<file path="flow/design.v">
`timescale 1ns / 1ps
module debounce(pb_debounced, pb, clk);
    output pb_debounced;
    input pb;
    input clk;
    reg [3:0] DFF;
    always @(posedge clk) begin
        DFF[3:1] <= DFF[2:0];
        DFF[0] <= pb;
    end
    assign pb_debounced = (DFF == 4'b1111) ? 1'b1 : 1'b0;
endmodule
module button(clk, btn, rst_n);
    input clk;
    input btn;
    output reg rst_n;
    always @(posedge clk) begin
        rst_n <= ~btn;
    end
endmodule
module one_pulse(clk, signal, op);
    input clk;
    input signal;
    output reg op;
    reg delay;
    always @(posedge clk) begin
        if (signal == 1'b1 && delay == 1'b0)
            op <= 1'b1;
        else
            op <= 1'b0;
        delay <= signal;
    end
endmodule
`timescale 1ns / 1ps
module clock_divider(
    input clk,
    input rst_n,
    input [31:0] num,
    output reg clk_div
    );
    reg [31:0] count;
    wire enough;
    assign enough = count >= num - 32'd1;
    always @(posedge clk) begin
        if (~rst_n || !enough) begin
            clk_div <= 1'b0;
        end else begin            
            clk_div <= 1'b1;
        end
        if (~rst_n || enough) begin
            count <= 32'd0;
        end else begin            
            count <= count + 32'd1;
        end
    end
endmodule
`timescale 1ns / 1ps
module pulse_wave_gen(
    input clk,
    input rst,
    input sample_tick,
    input [15:0]wave_length,  
    input [6:0]amplitude,
    input [5:0] duty,
    output [7:0]out
    );
    wire [15:0] high_length;
    wire [15:0] low_length;
    assign high_length = (wave_length * duty) >> 6;
    assign low_length = wave_length - high_length;
    wire state_transition;
    reg state;
    reg [15:0]sample_count;
    parameter up = 1'b0;
    parameter down = 1'b1;
    always @(posedge clk) begin
        if (state_transition || ~rst) begin
            sample_count <= 16'd0;
        end else begin
            if (sample_tick) 
                sample_count <= sample_count + 16'd1;
            else
                sample_count <= sample_count;
        end
        if (~rst) begin
            state <= up;
        end else begin
            if (state_transition)
                state <= ~state;
            else
                state <= state;
        end
    end
    assign state_transition = (sample_count >= high_length && state == up) || (sample_count >= low_length && state == down);
    assign out = (state == down)? (8'd127 - amplitude) : (8'd127 + amplitude);
endmodule
`timescale 1ns / 1ps
module triangle_wave_gen(
    input clk,
    input rst,
    input sample_tick,
    input [15:0]wave_length,  
    input [6:0]amplitude,
    output [7:0]out
    );
    wire [15:0] first_half_length;
    wire [15:0] second_half_length;
    assign first_half_length = wave_length >> 1;
    assign second_half_length = wave_length - first_half_length;
    wire state_transition;
    reg state;
    reg [15:0]sample_count;
    parameter up = 1'b0;
    parameter down = 1'b1;
    always @(posedge clk) begin
        if (state_transition || ~rst) begin
            sample_count <= 16'd0;
        end else begin
            if (sample_tick) 
                sample_count <= sample_count + 16'd1;
            else
                sample_count <= sample_count;
        end
        if (~rst) begin
            state <= up;
        end else begin
            if (state_transition)
                state <= ~state;
            else
                state <= state;
        end
    end
    assign state_transition = (sample_count >= first_half_length && state == up) || (sample_count >= second_half_length && state == down);
    assign out = (state == up)? (sample_count * amplitude * 2 / first_half_length) + (8'd127 - amplitude) : ((second_half_length - sample_count)* amplitude * 2 / second_half_length) + (8'd127 - amplitude);
endmodule
`timescale 1ns / 1ps
module AD_envelope_gen(
    input clk,
    input rst,
    input sample_tick,
    input [15:0]attack_time,
    input [15:0]decay_time,
    input [6:0] amplitude,
    input note_pressed,
    output [7:0]envelope
    );
    wire note_start;
    one_pulse op1(clk, note_pressed, note_start);
    wire state_transition;
    reg [15:0] sample_count;
    reg [1:0] state;
    wire [1:0] next_state;
    parameter attack = 2'd0;
    parameter decay = 2'd1;
    parameter idle = 2'd2;
    assign state_transition = (sample_count >= attack_time && state == attack) || (sample_count >= decay_time && state == decay) || note_start;
    assign next_state = note_start ? attack : (state + 2'd1);
    always @(posedge clk) begin
        if (~rst) begin
            state <= idle;
        end else begin
            if (state_transition)
                state <= next_state;
            else
                state <= state;
        end
        if (~rst || state_transition) begin
            sample_count <= 16'd0;
        end else begin
            if (sample_tick) begin
                sample_count <= sample_count + 16'd1;
            end else begin
                sample_count <= sample_count;
            end
        end
    end
    reg [11:0] ve;
    always @(posedge clk) begin
        if (~rst) begin
            ve <= 8'd0;
        end else begin
            if (sample_tick) begin
                if (state == attack)
                    ve <= amplitude * sample_count / attack_time;
                else if (state == decay)
                    ve <= amplitude * (decay_time - sample_count) / decay_time;
                else
                    ve <= 8'd0;
            end else begin
                ve <= ve;
            end
        end
    end
    assign envelope = ve > 8'd255 ? 8'd255 : ve[7:0];
endmodule
`timescale 1ns / 1ps
module noise_gen(
    input clk,
    input rst,
    input clk_div,
    input [6:0] amplitude,
    output [7:0] out
    );
    reg [7:0] noise;
    always @(posedge clk) begin
        if (~rst) begin
            noise <= 8'd27;
        end else begin
            if (clk_div) begin
                noise[7] <= noise[6];
                noise[6] <= noise[5];
                noise[5] <= noise[4];
                noise[4] <= noise[3];
                noise[3] <= noise[2];
                noise[2] <= noise[1];
                noise[1] <= noise[0];
                noise[0] <= noise[3] ^ noise[7];
            end else begin
                noise <= noise;
            end
        end
    end
    assign out = ((noise * amplitude) / 16'd127) + 8'd127 - amplitude;
endmodule
`timescale 1ns / 1ps
module mixer(
    input clk,
    input rst,
    input sample_tick,
    input [7:0] in0,
    input [7:0] in1,
    input [7:0] in2,
    input [7:0] in3,
    output reg [7:0] out
    );
    reg [9:0] mixed_value;
    wire [7:0] next_value;
    wire [9:0] sum;
    assign sum = ((in0 + in1) + (in2 + in3));
    always @(posedge clk) begin
        if (~rst) begin
            mixed_value <= 10'd0;
            out <= 8'd127;
        end else begin
            mixed_value <= (sum > 10'd381)? sum - 10'd381 : 10'd0;
            out <= sample_tick ? next_value : out;
        end
    end
    assign next_value = (mixed_value > 10'd255)? 8'd255 : mixed_value[7:0];    
endmodule
`timescale 1ns / 1ps
module PWM_gen (
    input clk,
    input rst,
    input [7:0] duty,
    output reg PWM
);
reg [7:0] count;
always @(posedge clk) begin
    if (~rst) begin
        count <= 8'd0;
        PWM <= 1'b0;
    end else begin
        count <= count + 8'd1;
        if(count < duty)
            PWM <= 1'b1;
        else
            PWM <= 1'b0;
    end
end
endmodule
`timescale 1ns / 1ps
module synth_top(
    input clk,
    input rst,
    input btnL,
    input [15:0] sw,
    output [3:0] led,
	output pmod_1,	 
	output pmod_2,	 
	output pmod_4	 
    );
    wire trigger_noise;
    debounce dn(trigger_noise, btnL, clk);
    assign led = sw[3:0];
    assign pmod_2 = 1'd1;	 
    assign pmod_4 = 1'd1;	 
    wire sample_tick;
    wire noise_tick;
    wire rst_n;
    button br(clk, rst, rst_n);
    clock_divider cd(
        clk,
        rst_n,
        16'd1024,
        sample_tick
    );
    clock_divider cdn(
        clk,
        rst_n,
        {16'd0, 16'b1110_1110_0110_0001},
        noise_tick
    );
    wire wnotecd, wnotecd2;
    clock_divider cdnote(
        clk,
        rst_n,
        32'd250_000,
        wnotecd
    );
    clock_divider cdnote2(
        clk,
        rst_n,
        32'd125_000,
        wnotecd2
    );
    reg [15:0] pulse1_wave_len;
    reg [15:0] pulse2_wave_len;
    reg [15:0] tri_wave_len;
    parameter [0:31] score_amp1 = 32'b1111_1111_1111_1111_0000_0000_0000_0000;
    parameter [0:31] score_amp2 = 32'b1000_0010_1000_0000_0000_0000_0000_0000;
    reg [4:0] score_ptr;
    always @(posedge clk) begin
        if (score_ptr == 5'd0) begin
            pulse2_wave_len <= 16'd148;
        end else begin
            pulse2_wave_len <= 16'd187;
        end
        if (~rst_n) begin
            tri_wave_len <= 16'd1493;
        end else begin
            if (wnotecd) begin
                if (tri_wave_len == 16'd747) begin
                    tri_wave_len <= 16'd1493;
                end else begin
                    tri_wave_len <= 16'd747;
                end
            end else begin
                tri_wave_len <= tri_wave_len;
            end
        end
        if (~rst_n) begin
            pulse1_wave_len <= 16'd373;
        end else begin
            if (wnotecd2) begin
                if (pulse1_wave_len == 16'd373) begin
                    pulse1_wave_len <= 16'd333;
                end else if (pulse1_wave_len == 16'd333) begin
                    pulse1_wave_len <= 16'd296;
                end else if (pulse1_wave_len == 16'd296) begin
                    pulse1_wave_len <= 16'd249;
                end else begin
                    pulse1_wave_len <= 16'd373;
                end
            end else begin
                pulse1_wave_len <= pulse1_wave_len;
            end
        end
        if (~rst_n) begin
            score_ptr <= 5'd0;
        end else begin
            if (wnotecd2) begin
                score_ptr <= score_ptr + 5'd1;
            end else begin
                score_ptr <= score_ptr;
            end
        end
    end
    wire [7:0] pulse1_out;
    wire [7:0] pulse2_out;
    wire [7:0] triangle_out;
    wire [7:0] noise_out;
    wire [7:0] mixer_out;
    pulse_wave_gen pwg1(
        .clk(clk),
        .rst(rst_n),
        .sample_tick(sample_tick),
        .wave_length(pulse1_wave_len),  
        .amplitude(7'd7 * score_amp1[score_ptr]),
        .duty(31),
        .out(pulse1_out)
    );
    pulse_wave_gen pwg2(
        .clk(clk),
        .rst(rst_n),
        .sample_tick(sample_tick),
        .wave_length(pulse2_wave_len),  
        .amplitude(7'd15 * score_amp2[score_ptr]),
        .duty(8),
        .out(pulse2_out)
    );
    triangle_wave_gen twg(
        .clk(clk),
        .rst(rst_n),
        .sample_tick(sample_tick),
        .wave_length(tri_wave_len),  
        .amplitude(127),
        .out(triangle_out)
    );
    wire [7:0] noise_envelope;
    AD_envelope_gen noise_ad(
    .clk(clk),
    .rst(rst_n),
    .sample_tick(sample_tick),
    .attack_time(200),
    .decay_time(5000),
    .amplitude(127),
    .note_pressed(trigger_noise),
    .envelope(noise_envelope)
    );
    noise_gen ng(
        .clk(clk),
        .rst(rst_n),
        .clk_div(noise_tick),
        .amplitude(noise_envelope),
        .out(noise_out)
    );
    reg [7:0] pulse1;
    reg [7:0] pulse2;
    reg [7:0] triangle;
    reg [7:0] noise;
    always @(posedge clk) begin
        if (sw[3])
            pulse1 <= pulse1_out;
        else
            pulse1 <= 8'd127;
        if (sw[2])
            pulse2 <= pulse2_out;
        else
            pulse2 <= 8'd127;
        if (sw[1])
            triangle <= triangle_out;
        else
            triangle <= 8'd127;
        if (sw[0])
            noise <= noise_out;
        else
            noise <= 8'd127;
    end
    mixer mx(
        .clk(clk),
        .rst(rst_n),
        .sample_tick(sample_tick),
        .in0(pulse1),
        .in1(pulse2),
        .in2(triangle),
        .in3(noise),
        .out(mixer_out)
    );
    PWM_gen audio_out(
        .clk(clk),
        .rst(rst_n),
        .duty(mixer_out),
        .PWM(pmod_1)
    );
endmodule
</file>
<file path="flow/run.sh">
#!/bin/bash
# the make line also repeats each setting of config.mk as NAME=value (left out here)
make -C /OpenROAD-flow-scripts/flow DESIGN_CONFIG=/design/flow/config.mk WORK_HOME=/design/flow/orfs CLKGATE_MAP_FILE= finish
</file>
<file path="flow/config.mk">
export PLATFORM = sky130hd
export DESIGN_NAME = synth_top
export DESIGN_NICKNAME = synth_top
export VERILOG_FILES = /design/flow/design.v
export SDC_FILE = /design/flow/constraint.sdc
export NUM_CORES = 4
export LEC_CHECK = 0
export ABC_AREA = 1
export CAP_MARGIN = 20
export CORE_MARGIN = 2
export CORE_UTILIZATION = 68
export CTS_CLUSTER_DIAMETER = 250
export CTS_CLUSTER_SIZE = 72
export HOLD_SLACK_MARGIN = -0.08
export MAX_ROUTING_LAYER = met4
export SLEW_MARGIN = 20
export TNS_END_PERCENT = 5
</file>
<file path="flow/constraint.sdc">
create_clock -name core_clock -period 60.7 [get_ports {clk}]
set_input_delay 12.1400 -clock core_clock [delete_from_list [all_inputs] [get_ports {clk}]]
set_output_delay 12.1400 -clock core_clock [all_outputs]
set_load 0.01 [all_outputs]
</file>
==> results of run 1 <==
repair_timing:
item,in CTS
gates cloned,3
resized,160
buffers inserted,228
pin swaps,174
hold buffers,0
endpoints found under the setup margin,6
layer usage:
metal / GRT overflow / GRT usage
met1: 277 / 0.8895
met2: 1853 / 1.080
met3: 296 / 0.8001
met4: 599 / 0.9263
met5: - / -
per-stage QoR:
stage | util | area (sq um) | hold WS [ns]
after floorplan | - | 54280 | 0.3306
after global placement | 0.8622 | 66900 | 0.3330
after detailed placement | 0.8622 | 66900 | 0.3479
after CTS | 0.8959 | 69510 | 0.3773
==> results.yml, run 1 <==
# implementation run metrics
run_status:
  outcome: "aborted with a tool error"
  stop_stage: "global routing"
  firstError: "[ERROR GRT-0232] Routing congestion too high. Check the congestion heatmap in the GUI."
yosys:
  yosys.area_share.xor_xnor: 0.08668
  ys_sh_aoi: 0.1276
  mux_share: 0.0005630
  topCellsByArea: "ha_1, nand2_1, dfxtp_1"
  yosys_warnings: 18
  edf_count: 0
  syn_area_per_cell_sq_um: 6.812
  synthArstFlopShare: 0
  ys_chip_area_sq_mm: 0.05334
  synth_cells: 7830
  ys_ff: 291
  synth-simple-area-share: 0.2904
  synthTopLogicFamily: "simple AND/OR/NAND/NOR gates"
  flop_cell: "dfxtp_1"
  syn_area_sq_mm: 0.05334
  largest_area_cell: "ha_1"
  ys_top_cells_by_count: "nand2_1, inv_1, ha_1"
  yosys_cells: 7830
  top_cell: "nand2_1"
  ys_sh_adder: 0.2738
  synth_cell_types: 84
  yosysSeqAreaShare: 0.1092
  top_area_frac: 0.1837
floorplan:
  core_util_floorplan: 0.6874
  dieArea_sq_mm: 0.08069
  die_y_um: 284.1
  die_width_um: 284.1
  ios: 26
  rows: 102
  core-area_sq_mm: 0.07759
place:
  port-buffer-count: 11
  place_congestion: 0.9673
  dpl.cell_count: 10460
  hpwl_mm: 124.9
  pre_cts_slack_ns: -16.66
clocking:
  root_buffer: "clkbuf_16"
  clock-sinks: 291
  htreeDepth: 1
  cts_buffer_depth: 3
  cts_buffers: 8
global_routing:
  gr-total-overflow: 3025
  grt_usage: 0.9300
==> run 2, diff against run 1 <==
Settings changed: CORE_UTILIZATION 68 to 58, CTS_CLUSTER_DIAMETER 250 to 255, CTS_CLUSTER_SIZE 72 to default, HOLD_SLACK_MARGIN -0.08 to default, MAX_ROUTING_LAYER met4 to default, TNS_END_PERCENT 5 to default.
Clock period 60.7 ns to 74.2 ns, I/O delays scaled along.
==> run 2 against run 1 <==
- now fails the layout checks on setup timing
- die size up 17%
- synthesized cell count unchanged
- area after synthesis unchanged
==> results.yml, run 2 <==
# flow metrics
run_status:
  outcome: "complete, but fails checks"
  so.violations: "setup timing"
timing:
  report.final.hold_viol_count: 0
  drv_slew: 0
  period_used_share: 1.004
  finalSetupViolations: 1
  clock_skew_ns: 0.02046
  max_slew.worst_pin.slew_ns: 1.040
  grt_setup_unrepaired: "true"
  max_freq_mhz: 13.42
  slew_headroom: 0.3007
  hold_slack_ns: 0.3524
  finalCriticalPeriod_ns: 74.53
  fin_ws_ns: -0.3313
global_routing:
  gr-total-overflow: 0
  grt_pass1_wl_mm: 231.1
  grt_max_degree: 83
  grt_usage: 0.2875
  antenna_found_initial: 1
  grt_pass1_vias: 50400
setup_path:
  reg2reg_to: "triangle[0]"
  r2r_setup_slack_ns: -0.33
  critPathArrivalTime_ns: 74.99
  cp_slowest_stage_delay_ns: 0.40
  cp_top_family: "AND-OR/OR-AND gates"
  cpMostUsedCell: "nand2_2"
  r2r-start: "tri_wave_len[8]"
  critPathMaxFanout: 8
  end_kind: "flip-flop"
  critical_path_class: "reg2reg"
  startpoint_type: "flip-flop"
  worstSetupStartpoint: "tri_wave_len[8]"
  reg2reg_depth: 644
  crit_buf_inv: 130
  critical_path_required_ns: 74.66
  critical_path_depth: 644
  slowest_stage: "dfxtp_4"
  crit_end: "triangle[0]"
flow_run:
  drv_cap: 0
  tool_warnings: 130
clocking:
  clock-sinks: 291
  cts_buffer_depth: 3
  tritoncts: "built"
  cts.clk_slew.worst_paths_ns: 0.07
  cts_hold_buf: 0
  clock_latency_ns: 0.58
  htreeDepth: 1
  cts_buffers: 29
  root_buffer: "clkbuf_16"
drt:
  drc: 0
  vias_per_cell: 5.103
  drt-total-wl_mm: 141.7
  ant_nets: 0
  wl_per_cell_um: 13.50
  n_antenna_cell: 0
  vias: 53550
  drtIter0Drc: 2751
  first_pass_iters: 6
yosys:
  synthArstFlopShare: 0
  yosys_warnings: 18
  ys_sh_adder: 0.2738
  yosys_cells: 7830
  ys_ff: 291
  mux_share: 0.0005630
  top_cell: "nand2_1"
  syn_area_per_cell_sq_um: 6.812
  flop_cell: "dfxtp_1"
  ys_sh_aoi: 0.1276
  topCellsByArea: "ha_1, nand2_1, dfxtp_1"
  synthTopLogicFamily: "simple AND/OR/NAND/NOR gates"
  yosys.area_share.xor_xnor: 0.08668
  synth_cell_types: 84
  synth-simple-area-share: 0.2904
  edf_count: 0
  largest_area_cell: "ha_1"
  ys_chip_area_sq_mm: 0.05334
  synth_cells: 7830
  yosysSeqAreaShare: 0.1092
  syn_area_sq_mm: 0.05334
  top_area_frac: 0.1837
  ys_top_cells_by_count: "nand2_1, inv_1, ha_1"
floorplan:
  die_width_um: 307.2
  core-area_sq_mm: 0.09139
  ios: 26
  die_y_um: 307.2
  core_util_floorplan: 0.5836
  rows: 111
  dieArea_sq_mm: 0.09440
layout:
  final_nets: 10330
  syn2layout_area_growth_pct: 30.00
worst_hold_path:
  hp-class: "reg2reg"
  hold_path_end: "dn.DFF[2]"
  min_from: "dn.DFF[1]"
  hold_depth: 0
place:
  port-buffer-count: 11
  hpwl_mm: 111.1
  place_congestion: 0.9220
[run 2: cell type report]
type                    count  area (sq um)
multi-input cells        6117         44390
clock inverters            19         245.2
well taps                1186          1484
flip-flops and latches    291          5834
inverters                1383          5295
repair buffers           1464         11320
fillers                  7284         22050
clock buffers              34         764.5
repair inverters            1         6.256
[run 2: metal layers]
metal  global-route usage  part of all wire  up-vias
met4              0.05502             0.020        2
met5                    0           0.00014        -
met2               0.5107              0.48      780
met3              0.02952             0.037      173
li1                     -                 -    28040
met1               0.3782              0.46    24560
[run 2: repair_timing]
action | 4_1_cts | 5_1_grt
setup endpoints to repair | 2 | 3
setup buffers | 104 | 162
pin swaps | 112 | 457
gates resized | 80 | 427
gates cloned | 4 | 2
[run 2: per-stage QoR]
| stage | TNS (ns) | setup slack [ns] | cells | util | area [sq um] |
|---|---|---|---|---|---|
| final | -0.3313 | -0.3313 | 10500 | 0.7587 | 69340 |
| after global routing | -10.59 | -5.846 | 10500 | 0.7587 | 69340 |
| after CTS | -0.4698 | -0.4698 | 10330 | 0.7255 | 66300 |
| after detailed placement | -4.007 | -2.886 | 10170 | 0.7015 | 64110 |
| after global placement | -1.214 | -1.214 | 10170 | 0.7015 | 64110 |
| after floorplan | -8.960 | -5.161 | 7904 | - | 54560 |
==> run 3, diff against run 2 <==
Settings changed: CORE_UTILIZATION 58 to 64, CTS_CLUSTER_DIAMETER 255 to default, CTS_CLUSTER_SIZE from default to 97.
Clock period 74.2 ns to 62.5 ns, I/O delays scaled along.
==> run 3 against run 2 <==
- the run now fails in global routing
- die size is 9.3% lower
- synthesized cell count stayed put
- area after synthesis stayed put
==> results.yml, run 3 <==
# implementation run metrics
run_status:
  outcome: "aborted with a tool error"
  firstError: "[ERROR GRT-0232] Routing congestion too high. Check the congestion heatmap in the GUI."
  stop_stage: "global routing"
place:
  port-buffer-count: 11
  hpwl_mm: 118.2
  dpl.cell_count: 10490
  pre_cts_slack_ns: -14.06
  placed_cell_area_sq_mm: 0.06723
  place_congestion: 0.9230
clocking:
  clock-sinks: 291
  cts_buffer_depth: 3
  htreeDepth: 1
  cts_buffers: 30
  root_buffer: "clkbuf_16"
yosys:
  mux_share: 0.0005630
  yosys.area_share.xor_xnor: 0.08668
  synth-simple-area-share: 0.2904
  edf_count: 0
  flop_cell: "dfxtp_1"
  ys_sh_adder: 0.2738
  top_area_frac: 0.1837
  synthArstFlopShare: 0
  yosys_warnings: 18
  topCellsByArea: "ha_1, nand2_1, dfxtp_1"
  ys_ff: 291
  ys_top_cells_by_count: "nand2_1, inv_1, ha_1"
  ys_chip_area_sq_mm: 0.05334
  yosysSeqAreaShare: 0.1092
  syn_area_sq_mm: 0.05334
  ys_sh_aoi: 0.1276
  largest_area_cell: "ha_1"
  synth_cells: 7830
  yosys_cells: 7830
  synth_cell_types: 84
  syn_area_per_cell_sq_um: 6.812
  top_cell: "nand2_1"
  synthTopLogicFamily: "simple AND/OR/NAND/NOR gates"
floorplan:
  die_width_um: 292.7
  core_util_floorplan: 0.6485
  die_y_um: 292.7
  ios: 26
  rows: 105
  dieArea_sq_mm: 0.08566
  core-area_sq_mm: 0.08224
global_routing:
  gr-total-overflow: 4278
  grt_usage: 0.9481
-- run 3: metrics by stage --
stage            util  setup TNS, ns
4_1_cts        0.8955         -30.04
3_5_place_dp   0.8175         -44.09
2_1_floorplan       -         -57.98
3_3_place_gp   0.8175         -31.10
-- run 3: timing repair --
item                                    in CTS
gates cloned                                 5
resized                                    195
hold buffers                                 0
pin swaps                                  271
buffers inserted                           583
endpoints found under the setup margin       5
-- run 3: metal layers --
layer,GRT overflow,GRT usage
met1,216,0.8732
met2,2927,1.143
met3,194,0.8089
met4,929,1.016
met5,12,0.6648
==> run 4, diff against run 3 <==
Settings changed: CORE_UTILIZATION 64 to 68, CTS_CLUSTER_DIAMETER from default to 250, CTS_CLUSTER_SIZE 97 to 80, HOLD_SLACK_MARGIN from default to 0.29, TNS_END_PERCENT from default to 5.
Clock period 62.5 ns to 61.3 ns, I/O delays scaled along.
==> run 4 against run 3 <==
- die size fell by 5.8%
- synthesized cell count did not move
- the run again fails in global routing
- area after synthesis did not move
==> results.yml, run 4 <==
# implementation run metrics
run_status:
  outcome: "aborted with a tool error"
  stop_stage: "global routing"
  firstError: "[ERROR GRT-0232] Routing congestion too high. Check the congestion heatmap in the GUI."
yosys:
  mux_share: 0.0005630
  synth-simple-area-share: 0.2904
  top_cell: "nand2_1"
  yosys_warnings: 18
  synthTopLogicFamily: "simple AND/OR/NAND/NOR gates"
  ys_sh_adder: 0.2738
  edf_count: 0
  syn_area_per_cell_sq_um: 6.812
  topCellsByArea: "ha_1, nand2_1, dfxtp_1"
  largest_area_cell: "ha_1"
  top_area_frac: 0.1837
  flop_cell: "dfxtp_1"
  synthArstFlopShare: 0
  ys_chip_area_sq_mm: 0.05334
  ys_top_cells_by_count: "nand2_1, inv_1, ha_1"
  synth_cells: 7830
  yosys_cells: 7830
  yosys.area_share.xor_xnor: 0.08668
  syn_area_sq_mm: 0.05334
  yosysSeqAreaShare: 0.1092
  ys_sh_aoi: 0.1276
  ys_ff: 291
  synth_cell_types: 84
floorplan:
  rows: 102
  die_width_um: 284.1
  die_y_um: 284.1
  core_util_floorplan: 0.6874
  core-area_sq_mm: 0.07759
  ios: 26
  dieArea_sq_mm: 0.08069
global_routing:
  grt_usage: 0.7245
  gr-total-overflow: 186
place:
  hpwl_mm: 124.7
  place_congestion: 0.9327
  port-buffer-count: 11
  pre_cts_slack_ns: -16.98
clocking:
  htreeDepth: 1
  root_buffer: "clkbuf_16"
  cts_buffers: 7
  cts_buffer_depth: 3
  clock-sinks: 291
  cts_hold_buf: 0
## run 4: metrics by stage
step | cell area [sq um] | hold slack, ns | cells
floorplan | 54280 | 0.3306 | 7904
global placement | 66880 | 0.3343 | 10450
detailed placement | 66880 | 0.3407 | 10450
CTS | 68190 | 0.3691 | 10570
## run 4: routing by layer
layer,overflow,global-route usage
met5,0,0.3464
met4,66,0.6683
met3,4,0.5668
met2,111,0.9155
met1,5,0.7197
## run 4: what timing repair did
| item | in CTS |
|---|---|
| setup endpoints to repair | 6 |
| pin swaps | 110 |
| gates resized | 98 |
| setup buffers | 107 |
==> run 5, diff against run 4 <==
Settings changed: CORE_UTILIZATION 68 to 70, CTS_CLUSTER_DIAMETER 250 to 222, CTS_CLUSTER_SIZE 80 to default, HOLD_SLACK_MARGIN 0.29 to default, MAX_ROUTING_LAYER from default to met4, TNS_END_PERCENT 5 to default.
Clock period 61.3 ns to 70.1 ns, I/O delays scaled along.
==> run 5 against run 4 <==
- the run again fails in global routing
- synthesized cell count is the same
- area after synthesis unchanged
- die size down 2.8%
==> results.yml, run 5 <==
# implementation run metrics
yosys:
  mux_share: 0.0005630
  yosys_warnings: 18
  yosys_cells: 7830
  flop_cell: "dfxtp_1"
  yosys.area_share.xor_xnor: 0.08668
  top_area_frac: 0.1837
  synth_cells: 7830
  top_cell: "nand2_1"
  syn_area_sq_mm: 0.05334
  ys_chip_area_sq_mm: 0.05334
  ys_sh_adder: 0.2738
  syn_area_per_cell_sq_um: 6.812
  yosysSeqAreaShare: 0.1092
  topCellsByArea: "ha_1, nand2_1, dfxtp_1"
  synth-simple-area-share: 0.2904
  ys_top_cells_by_count: "nand2_1, inv_1, ha_1"
  synthTopLogicFamily: "simple AND/OR/NAND/NOR gates"
  ys_ff: 291
  synth_cell_types: 84
  synthArstFlopShare: 0
  edf_count: 0
  largest_area_cell: "ha_1"
  ys_sh_aoi: 0.1276
floorplan:
  die_width_um: 280.0
  core_util_floorplan: 0.7046
  dieArea_sq_mm: 0.07842
  core-area_sq_mm: 0.07570
  ios: 26
  rows: 101
  die_y_um: 280.0
clocking:
  cts_buffer_depth: 3
  root_buffer: "clkbuf_16"
  htreeDepth: 1
  cts_buffers: 27
  clock-sinks: 291
run_status:
  outcome: "aborted with a tool error"
  firstError: "[ERROR GRT-0116] Global routing finished with congestion. Check the congestion regions in the DRC Viewer."
  stop_stage: "global routing"
place:
  dpl.cell_count: 10320
  hpwl_mm: 124.4
  place_congestion: 0.9569
  port-buffer-count: 11
global_routing:
  grt_usage: 0.7352
  gr-total-overflow: 96
run 5: routing by layer:
layer / overflow / GRT usage
met1: 1 / 0.6954
met4: 46 / 0.7376
met2: 45 / 0.9287
met3: 4 / 0.5432
met5: - / -
run 5: metrics by stage:
step / utilization / hold WS, ns / setup TNS (ns) / setup slack [ns] / cell area [sq um]
4_1_cts: 0.9375 / 0.3638 / -6.693 / -4.123 / 70960
3_5_place_dp: 0.8785 / 0.3442 / -15.03 / -7.312 / 66500
3_3_place_gp: 0.8785 / 0.3356 / -6.659 / -4.204 / 66500
2_1_floorplan: - / 0.3306 / -21.61 / -9.079 / 54610
run 5: what timing repair did:
| item | 4_1_cts |
|---|---|
| pin swaps | 210 |
| buffers inserted | 351 |
| hold buffers | 0 |
| endpoints found under the setup margin | 3 |
| cloned | 6 |
| resized | 175 |
==> run 6, diff against run 5 <==
Settings changed: ABC_AREA 1 to default, CAP_MARGIN 20 to 10, CORE_ASPECT_RATIO from default to 1.35, CORE_UTILIZATION 70 to 72, CTS_CLUSTER_DIAMETER 222 to 383, CTS_CLUSTER_SIZE from default to 36, GPL_ROUTABILITY_DRIVEN from default to 0, MAX_ROUTING_LAYER met4 to default, PLACE_DENSITY from default to 0.64, SETUP_SLACK_MARGIN from default to 3.04, TNS_END_PERCENT from default to 5.
Clock period 70.1 ns to 20.6 ns, I/O delays scaled along.
==> run 6 against run 5 <==
- synthesized cell count is 18% lower
- die size fell by 6.7%
- area after synthesis is 4.2% lower
- the run again fails in global routing
==> results.yml, run 6 <==
# implementation run metrics
run_status:
  outcome: "aborted with a tool error"
  stop_stage: "global routing"
  firstError: "[ERROR GRT-0116] Global routing finished with congestion. Check the congestion regions in the DRC Viewer."
yosys:
  yosys_warnings: 18
  ys_ff: 291
  top_cell: "ha_1"
  edf_count: 0
  synth-simple-area-share: 0.2062
  yosys_cells: 6403
  yosysSeqAreaShare: 0.1140
  syn_area_sq_mm: 0.05110
  largest_area_cell: "ha_1"
  flop_cell: "dfxtp_1"
  yosys.area_share.xor_xnor: 0.08220
  ys_sh_adder: 0.2875
  synth_cells: 6403
  ys_top_cells_by_count: "ha_1, nand2_1, nor2_1"
  synthTopLogicFamily: "adder cells"
  ys_chip_area_sq_mm: 0.05110
  synthArstFlopShare: 0
  synth_cell_types: 128
  top_area_frac: 0.1917
  topCellsByArea: "ha_1, dfxtp_1, fa_1"
  mux_share: 0.03213
  syn_area_per_cell_sq_um: 7.980
  ys_sh_aoi: 0.2302
global_routing:
  grt_usage: 0.8669
  gr-total-overflow: 1481
clocking:
  clock-sinks: 291
  htreeDepth: 1
  cts_buffers: 12
  cts_buffer_depth: 3
  root_buffer: "clkbuf_16"
  cts_hold_buf: 0
floorplan:
  core_util_floorplan: 0.7272
  ios: 26
  dieArea_sq_mm: 0.07314
  core-area_sq_mm: 0.07027
  die_width_um: 233.3
  rows: 113
  die_y_um: 313.5
place:
  placed_cell_area_sq_mm: 0.06559
  hpwl_mm: 152.9
  dpl.cell_count: 8960
  port-buffer-count: 11
run 6: through the flow:
stage	util	setup WS (ns)
3_3_place_gp	0.9334	-61.02
3_5_place_dp	0.9334	-65.62
2_1_floorplan	-	-67.54
4_1_cts	0.9519	-64.25
run 6: metal layers:
metal	overflow	GRT usage
met3	27	0.7150
met5	4	0.3444
met4	453	0.9441
met1	33	0.8319
met2	964	1.038
run 6: timing repair:
action | 4_1_cts
gates resized | 95
pin swaps | 111
endpoints found under the setup margin | 11
setup buffers | 61
==> run 7, diff against run 6 <==
Settings changed: CAP_MARGIN 10 to 20, CORE_ASPECT_RATIO 1.35 to default, CORE_UTILIZATION 72 to 65, CTS_CLUSTER_DIAMETER 383 to default, CTS_CLUSTER_SIZE 36 to default, GPL_ROUTABILITY_DRIVEN 0 to default, PLACE_DENSITY 0.64 to default, SETUP_SLACK_MARGIN 3.04 to default.
Clock period 20.6 ns to 93.0 ns, I/O delays scaled along.
==> run 7 against run 6 <==
- the run now finishes clean
- area after synthesis stayed put
- synthesized cell count stayed put
- die size is 11% higher
==> results.yml, run 7 <==
# flow metrics
worst_hold_path:
  hold_path_end: "dn.DFF[2]"
  hp-class: "reg2reg"
  hold_depth: 0
  min_from: "dn.DFF[1]"
yosys:
  synth_cells: 6403
  topCellsByArea: "ha_1, dfxtp_1, fa_1"
  top_area_frac: 0.1917
  synthTopLogicFamily: "adder cells"
  mux_share: 0.03213
  edf_count: 0
  synthArstFlopShare: 0
  yosys.area_share.xor_xnor: 0.08220
  ys_ff: 291
  ys_chip_area_sq_mm: 0.05110
  yosys_cells: 6403
  flop_cell: "dfxtp_1"
  syn_area_sq_mm: 0.05110
  syn_area_per_cell_sq_um: 7.980
  top_cell: "ha_1"
  ys_top_cells_by_count: "ha_1, nand2_1, nor2_1"
  yosysSeqAreaShare: 0.1140
  synth-simple-area-share: 0.2062
  yosys_warnings: 18
  synth_cell_types: 128
  ys_sh_adder: 0.2875
  largest_area_cell: "ha_1"
  ys_sh_aoi: 0.2302
timing:
  slew_headroom: 0.2978
  report.final.hold_viol_count: 0
  finalSetupViolations: 0
  max_slew.worst_pin.slew_ns: 1.031
  period_used_share: 0.9535
  drv_slew: 0
  finalCriticalPeriod_ns: 88.67
  clock_skew_ns: 0.03069
  max_freq_mhz: 11.28
layout:
  n_fill_cell: 6300
  final_nets: 7715
  utilization: 0.7331
  syn2layout_area_growth_pct: 11.31
setup_path:
  critical_path_class: "reg2reg"
  end_kind: "flip-flop"
  critical_path_depth: 462
  r2r-start: "tri_wave_len[8]"
  critPathArrivalTime_ns: 89.08
  reg2reg_depth: 462
  startpoint_type: "flip-flop"
  r2r_setup_slack_ns: 4.33
  slowest_stage: "or4b_2"
  reg2reg_to: "triangle[0]"
  crit_end: "triangle[0]"
  cp_slowest_stage_delay_ns: 0.69
  cp_top_family: "AND-OR/OR-AND gates"
  crit_buf_inv: 28
  worstSetupStartpoint: "tri_wave_len[8]"
  critical_path_required_ns: 93.41
  cpMostUsedCell: "o21a_1"
  critPathMaxFanout: 16
clocking:
  htreeDepth: 1
  clock-sinks: 291
  cts.clk_slew.worst_paths_ns: 0.08
  cts_hold_buf: 0
  clock_latency_ns: 0.57
  root_buffer: "clkbuf_16"
  cts_buffers: 28
  cts_buffer_depth: 3
  tritoncts: "built"
floorplan:
  dieArea_sq_mm: 0.08087
  die_y_um: 284.4
  core-area_sq_mm: 0.07759
  die_width_um: 284.4
  ios: 26
  core_util_floorplan: 0.6585
  rows: 102
run_status:
  outcome: "no timing/DRC/antenna violations"
drt:
  n_antenna_cell: 0
  drtIter0Drc: 2925
  drt-total-wl_mm: 129.7
  drc: 0
  vias: 47270
  vias_per_cell: 6.112
  wl_per_cell_um: 16.77
  first_pass_iters: 5
  ant_nets: 0
global_routing:
  gr-total-overflow: 0
  grt_pass1_vias: 45720
  grt_max_degree: 57
  antenna_found_initial: 0
  grt_pass1_wl_mm: 215.7
  grt_usage: 0.3102
place:
  place_congestion: 0.9419
  port-buffer-count: 11
  hpwl_mm: 102.6
flow_run:
  drv_cap: 0
  tool_warnings: 127
-- run 7: layer usage --
metal	share of wire	GRT usage	vias to the layer above
met5	0	0	-
met4	0.025	0.07934	0
met3	0.038	0.01629	222
met2	0.50	0.5705	993
met1	0.44	0.3943	22390
li1	-	-	23670
-- run 7: timing repair --
action	CTS	global route
pin swaps	4	99
endpoints found under the setup margin	1	2
setup buffers	5	73
gates resized	22	229
-- run 7: per-stage QoR --
| stage | hold WS (ns) | cells | setup TNS, ns | instance area, sq um | worst slack, ns |
|---|---|---|---|---|---|
| final | 0.3510 | 7734 | 0 | 56880 | 4.326 |
| after global routing | 0.3618 | 7734 | -0.4876 | 56880 | -0.4876 |
| after CTS | 0.3522 | 7661 | 0 | 55360 | 0.03293 |
| after detailed placement | 0.3351 | 7605 | -0.7162 | 54280 | -0.7162 |
| after global placement | 0.3304 | 7603 | 0 | 54260 | 0.2812 |
| after floorplan | 0.3236 | 6477 | 0 | 51670 | 0.02479 |
-- run 7: layout make-up --
| cell class | count | area, sq um | area share |
|---|---|---|---|
| flip-flops and latches | 291 | 5833 | 0.1025 |
| well taps | 1040 | 1301 | 0.02288 |
| multi-input cells | 5551 | 44410 | 0.7808 |
| repair buffers | 324 | 2577 | 0.04531 |
| clock inverters | 16 | 158.9 | 0.002794 |
| clock buffers | 35 | 798.3 | 0.01403 |
| inverters | 477 | 1802 | 0.03168 |
==> run 8, diff against run 7 <==
Settings changed: ABC_AREA from default to 1, CORE_UTILIZATION 65 to 72, CTS_CLUSTER_DIAMETER from default to 255, CTS_CLUSTER_SIZE from default to 44, HOLD_SLACK_MARGIN from default to 0.28, MAX_ROUTING_LAYER from default to met4, PLACE_DENSITY from default to 0.67, TNS_END_PERCENT 5 to default.
Clock period 93.0 ns to 71.5 ns, I/O delays scaled along.
==> run 8 against run 7 <==
- synthesized cell count is 22% higher
- the flow now stops in global routing
- area after synthesis rose by 4.4%
- die size decreased by 5.7%
==> results.yml, run 8 <==
# implementation run metrics
yosys:
  synthTopLogicFamily: "simple AND/OR/NAND/NOR gates"
  syn_area_sq_mm: 0.05334
  yosysSeqAreaShare: 0.1092
  flop_cell: "dfxtp_1"
  syn_area_per_cell_sq_um: 6.812
  yosys.area_share.xor_xnor: 0.08668
  top_cell: "nand2_1"
  edf_count: 0
  top_area_frac: 0.1837
  synthArstFlopShare: 0
  yosys_warnings: 18
  ys_sh_aoi: 0.1276
  mux_share: 0.0005630
  ys_top_cells_by_count: "nand2_1, inv_1, ha_1"
  yosys_cells: 7830
  synth_cell_types: 84
  synth_cells: 7830
  topCellsByArea: "ha_1, nand2_1, dfxtp_1"
  synth-simple-area-share: 0.2904
  ys_sh_adder: 0.2738
  ys_chip_area_sq_mm: 0.05334
  largest_area_cell: "ha_1"
  ys_ff: 291
floorplan:
  dieArea_sq_mm: 0.07627
  ios: 26
  die_width_um: 276.2
  core-area_sq_mm: 0.07321
  die_y_um: 276.2
  core_util_floorplan: 0.7286
  rows: 99
clocking:
  cts_buffer_depth: 3
  root_buffer: "clkbuf_16"
  cts_hold_buf: 0
  clock-sinks: 291
  cts_buffers: 10
  htreeDepth: 1
run_status:
  stop_stage: "global routing"
  outcome: "aborted with a tool error"
  firstError: "[ERROR GRT-0116] Global routing finished with congestion. Check the congestion regions in the DRC Viewer."
global_routing:
  grt_usage: 0.8222
  gr-total-overflow: 711
place:
  place_congestion: 0.9801
  port-buffer-count: 11
  dpl.cell_count: 10240
  hpwl_mm: 131.3
## run 8: repair_timing
action                                  CTS
setup buffers                           412
endpoints found under the setup margin    3
gates resized                           183
hold endpoints to repair                  0
cloned                                    7
pin swaps                               262
## run 8: metal layers
metal  overflow  GRT usage
met5          -          -
met4        224     0.8984
met3         15     0.6213
met2        461     0.9962
met1         11     0.7768
## run 8: stage by stage
| stage | utilization | hold WS (ns) | cell area (sq um) | setup slack [ns] |
|---|---|---|---|---|
| floorplan | - | 0.3306 | 54560 | -7.861 |
| global placement | 0.9013 | 0.3328 | 65980 | -3.229 |
| detailed placement | 0.9013 | 0.3389 | 65980 | -7.818 |
| CTS | 0.9592 | 0.3668 | 70220 | -3.695 |
==> run 9, diff against run 8 <==
Settings changed: CAP_MARGIN 20 to 5, CTS_CLUSTER_DIAMETER 255 to 396, CTS_CLUSTER_SIZE 44 to 100, HOLD_SLACK_MARGIN 0.28 to default, MAX_ROUTING_LAYER met4 to default, PLACE_DENSITY 0.67 to 0.4, SETUP_SLACK_MARGIN from default to 3.07, TNS_END_PERCENT from default to 10.
Clock period 71.5 ns to 53.7 ns, I/O delays scaled along.
==> run 9 against run 8 <==
- the flow again stops in global routing
- area after synthesis did not move
- die size did not move
- synthesized cell count stayed put
==> results.yml, run 9 <==
# implementation run metrics
run_status:
  outcome: "aborted with a tool error"
  stop_stage: "global routing"
  firstError: "[ERROR GRT-0116] Global routing finished with congestion. Check the congestion regions in the DRC Viewer."
floorplan:
  rows: 99
  ios: 26
  dieArea_sq_mm: 0.07627
  die_y_um: 276.2
  die_width_um: 276.2
  core-area_sq_mm: 0.07321
  core_util_floorplan: 0.7286
clocking:
  clock-sinks: 291
  root_buffer: "clkbuf_16"
  cts_buffer_depth: 3
  cts_hold_buf: 0
  cts_buffers: 6
  htreeDepth: 1
yosys:
  synth-simple-area-share: 0.2904
  syn_area_per_cell_sq_um: 6.812
  edf_count: 0
  ys_top_cells_by_count: "nand2_1, inv_1, ha_1"
  top_cell: "nand2_1"
  synthArstFlopShare: 0
  yosys_cells: 7830
  flop_cell: "dfxtp_1"
  synth_cell_types: 84
  synthTopLogicFamily: "simple AND/OR/NAND/NOR gates"
  synth_cells: 7830
  syn_area_sq_mm: 0.05334
  yosys.area_share.xor_xnor: 0.08668
  ys_ff: 291
  top_area_frac: 0.1837
  largest_area_cell: "ha_1"
  mux_share: 0.0005630
  yosysSeqAreaShare: 0.1092
  topCellsByArea: "ha_1, nand2_1, dfxtp_1"
  ys_sh_aoi: 0.1276
  ys_sh_adder: 0.2738
  ys_chip_area_sq_mm: 0.05334
  yosys_warnings: 18
place:
  port-buffer-count: 11
  placed_cell_area_sq_mm: 0.06686
  hpwl_mm: 140.8
  place_congestion: 0.9648
global_routing:
  gr-total-overflow: 2137
  grt_usage: 0.9185
run 9: layer usage:
| layer | global-route usage | GRT overflow |
|---|---|---|
| met5 | 0.6110 | 10 |
| met4 | 0.9407 | 506 |
| met2 | 1.058 | 1326 |
| met1 | 0.8852 | 178 |
| met3 | 0.8176 | 117 |
run 9: metrics by stage:
step | hold slack [ns] | cells | TNS (ns) | worst slack [ns]
after floorplan | 0.3306 | 7904 | -129.53 | -26.60
after global placement | 0.3340 | 10380 | -66.13 | -17.04
after detailed placement | 0.3444 | 10380 | -110.84 | -23.75
after CTS | 0.3736 | 10730 | -85.78 | -20.09
run 9: timing repair:
action	CTS
gates cloned	1
gates resized	187
buffers inserted	342
setup endpoints to repair	8
pin swaps	211
==> run 10, diff against run 9 <==
Settings changed: ABC_AREA 1 to default, CAP_MARGIN 5 to 20, CORE_UTILIZATION 72 to 69, CTS_CLUSTER_DIAMETER 396 to 264, CTS_CLUSTER_SIZE 100 to 98, PLACE_DENSITY 0.4 to 0.37, SETUP_SLACK_MARGIN 3.07 to default, TNS_END_PERCENT 10 to default.
Clock period 53.7 ns to 67.0 ns, I/O delays scaled along.
==> run 10 against run 9 <==
- the run again fails in global routing
- die size hardly changed
- area after synthesis is 4.2% lower
- synthesized cell count is 18% lower
==> results.yml, run 10 <==
# implementation run metrics
yosys:
  yosys_cells: 6403
  synth-simple-area-share: 0.2062
  ys_sh_adder: 0.2875
  yosys_warnings: 18
  ys_top_cells_by_count: "ha_1, nand2_1, nor2_1"
  syn_area_per_cell_sq_um: 7.980
  ys_sh_aoi: 0.2302
  yosys.area_share.xor_xnor: 0.08220
  synthTopLogicFamily: "adder cells"
  topCellsByArea: "ha_1, dfxtp_1, fa_1"
  top_cell: "ha_1"
  ys_chip_area_sq_mm: 0.05110
  top_area_frac: 0.1917
  edf_count: 0
  synthArstFlopShare: 0
  ys_ff: 291
  synth_cell_types: 128
  mux_share: 0.03213
  syn_area_sq_mm: 0.05110
  synth_cells: 6403
  largest_area_cell: "ha_1"
  flop_cell: "dfxtp_1"
  yosysSeqAreaShare: 0.1140
floorplan:
  die_y_um: 276.1
  ios: 26
  core-area_sq_mm: 0.07308
  rows: 99
  die_width_um: 276.1
  core_util_floorplan: 0.6992
  dieArea_sq_mm: 0.07625
place:
  place_congestion: 0.9993
  port-buffer-count: 11
  hpwl_mm: 137.3
clocking:
  cts_buffer_depth: 3
  htreeDepth: 1
  clock-sinks: 291
  cts_buffers: 6
  cts_hold_buf: 0
  root_buffer: "clkbuf_16"
run_status:
  stop_stage: "global routing"
  firstError: "[ERROR GRT-0232] Routing congestion too high. Check the congestion heatmap in the GUI."
  outcome: "aborted with a tool error"
global_routing:
  grt_usage: 1.155
  gr-total-overflow: 11540
-- run 10: metrics by stage --
stage	setup TNS, ns	std cells	setup WS [ns]	cell area, sq um
2_1_floorplan	-69.44	6477	-20.80	52710
3_3_place_gp	-39.18	8905	-14.54	65080
3_5_place_dp	-55.53	8905	-18.20	65080
4_1_cts	-42.86	9210	-15.48	68390
-- run 10: layer usage --
layer / GRT usage / GRT overflow
met5: 0.7842 / 18
met4: 1.210 / 1716
met3: 0.9040 / 348
met2: 1.582 / 9094
met1: 0.9722 / 361
-- run 10: what timing repair did --
| action | in CTS |
|---|---|
| endpoints found under the hold margin | 0 |
| cloned | 2 |
| endpoints found under the setup margin | 5 |
| setup buffers | 296 |
| gates resized | 175 |
| pin swaps | 185 |
==> run 11, diff against run 10 <==
Settings changed: ABC_AREA from default to 1, CORE_UTILIZATION 69 to 70, CTS_CLUSTER_DIAMETER 264 to default, CTS_CLUSTER_SIZE 98 to default, PLACE_DENSITY 0.37 to default.
Clock period 67.0 ns to 82.4 ns, I/O delays scaled along.
==> run 11 against run 10 <==
- the run now finishes clean
- die size is 2.8% higher
- area after synthesis is 4.4% higher
- synthesized cell count is 22% higher
==> results.yml, run 11 <==
# flow metrics
yosys:
  synth_cell_types: 84
  yosys_cells: 7830
  largest_area_cell: "ha_1"
  ys_chip_area_sq_mm: 0.05334
  top_area_frac: 0.1837
  synth-simple-area-share: 0.2904
  yosys.area_share.xor_xnor: 0.08668
  ys_ff: 291
  ys_sh_adder: 0.2738
  syn_area_per_cell_sq_um: 6.812
  mux_share: 0.0005630
  synth_cells: 7830
  top_cell: "nand2_1"
  topCellsByArea: "ha_1, nand2_1, dfxtp_1"
  edf_count: 0
  yosys_warnings: 18
  syn_area_sq_mm: 0.05334
  synthTopLogicFamily: "simple AND/OR/NAND/NOR gates"
  synthArstFlopShare: 0
  flop_cell: "dfxtp_1"
  yosysSeqAreaShare: 0.1092
  ys_top_cells_by_count: "nand2_1, inv_1, ha_1"
  ys_sh_aoi: 0.1276
global_routing:
  grt_max_degree: 83
  antenna_found_initial: 0
  grt_usage: 0.3126
  grt_pass1_vias: 46380
  grt_pass1_wl_mm: 210.5
  gr-total-overflow: 0
flow_run:
  drv_cap: 0
  tool_warnings: 127
setup_path:
  r2r-start: "tri_wave_len[9]"
  critPathArrivalTime_ns: 78.47
  slowest_stage: "dfxtp_4"
  worstSetupStartpoint: "tri_wave_len[9]"
  crit_end: "triangle[0]"
  r2r_setup_slack_ns: 4.35
  critical_path_required_ns: 82.82
  cp_top_family: "AND-OR/OR-AND gates"
  startpoint_type: "flip-flop"
  critical_path_depth: 646
  reg2reg_depth: 646
  crit_buf_inv: 116
  critPathMaxFanout: 14
  critical_path_class: "reg2reg"
  reg2reg_to: "triangle[0]"
  end_kind: "flip-flop"
  cpMostUsedCell: "nand2_1"
  cp_slowest_stage_delay_ns: 0.37
clocking:
  cts_buffers: 28
  cts_buffer_depth: 3
  clock-sinks: 291
  cts_hold_buf: 0
  htreeDepth: 1
  clock_latency_ns: 0.58
  root_buffer: "clkbuf_16"
  cts.clk_slew.worst_paths_ns: 0.06
  tritoncts: "built"
floorplan:
  dieArea_sq_mm: 0.07842
  core_util_floorplan: 0.7046
  core-area_sq_mm: 0.07570
  ios: 26
  rows: 101
  die_y_um: 280.0
  die_width_um: 280.0
run_status:
  outcome: "no timing/DRC/antenna violations"
worst_hold_path:
  min_from: "dn.DFF[2]"
  hold_path_end: "dn.DFF[3]"
  hp-class: "reg2reg"
  hold_depth: 0
timing:
  report.final.hold_viol_count: 0
  hold_slack_ns: 0.3520
  finalCriticalPeriod_ns: 78.05
  max_freq_mhz: 12.81
  period_used_share: 0.9472
  finalSetupViolations: 0
  clock_skew_ns: 0.05106
  max_slew.worst_pin.slew_ns: 0.8390
  slew_headroom: 0.4388
  drv_slew: 0
drt:
  drc: 0
  drt-total-wl_mm: 130.8
  vias_per_cell: 5.483
  n_antenna_cell: 0
  drtIter0Drc: 2827
  first_pass_iters: 6
  ant_nets: 0
  vias: 50420
  wl_per_cell_um: 14.22
place:
  port-buffer-count: 11
  placed_cell_area_sq_mm: 0.05592
  place_congestion: 0.9518
  hpwl_mm: 102.2
layout:
  utilization: 0.7905
  stdcell_area_sq_mm: 0.05984
  final_nets: 9241
  n_fill_cell: 5707
  syn2layout_area_growth_pct: 12.19
run 11: metrics by stage:
stage	setup WS [ns]	std cells	TNS (ns)
finish	4.353	9195	0
global route	-1.780	9195	-1.780
CTS	0.006402	9024	0
detailed placement	-0.6187	8968	-0.6187
global placement	1.252	8968	0
floorplan	0.002942	7904	0
run 11: routing by layer:
layer | vias to the layer above | global-route usage | share of wire
met5 | - | 0 | 0
met4 | 0 | 0.05540 | 0.019
met3 | 208 | 0.02207 | 0.043
met2 | 1025 | 0.5498 | 0.48
met1 | 23320 | 0.4237 | 0.46
li1 | 25860 | - | -
run 11: repair_timing:
item / CTS / global route
setup endpoints to repair: 1 / 3
buffers inserted: 8 / 160
gates cloned: 0 / 11
resized: 13 / 395
pin swaps: 5 / 256
run 11: layout make-up:
type                       instances  area (sq um)  area share
multi-input combinational       6118         43390      0.7252
sequential                       291          5849     0.09775
inverter                        1383          5283     0.08828
timing repair buffer             372          3034     0.05071
tap                              978          1224     0.02045
clock buffer                      34         753.2     0.01259
clock inverter                    14         264.0    0.004412
timing repair inverter             5         37.54   0.0006273
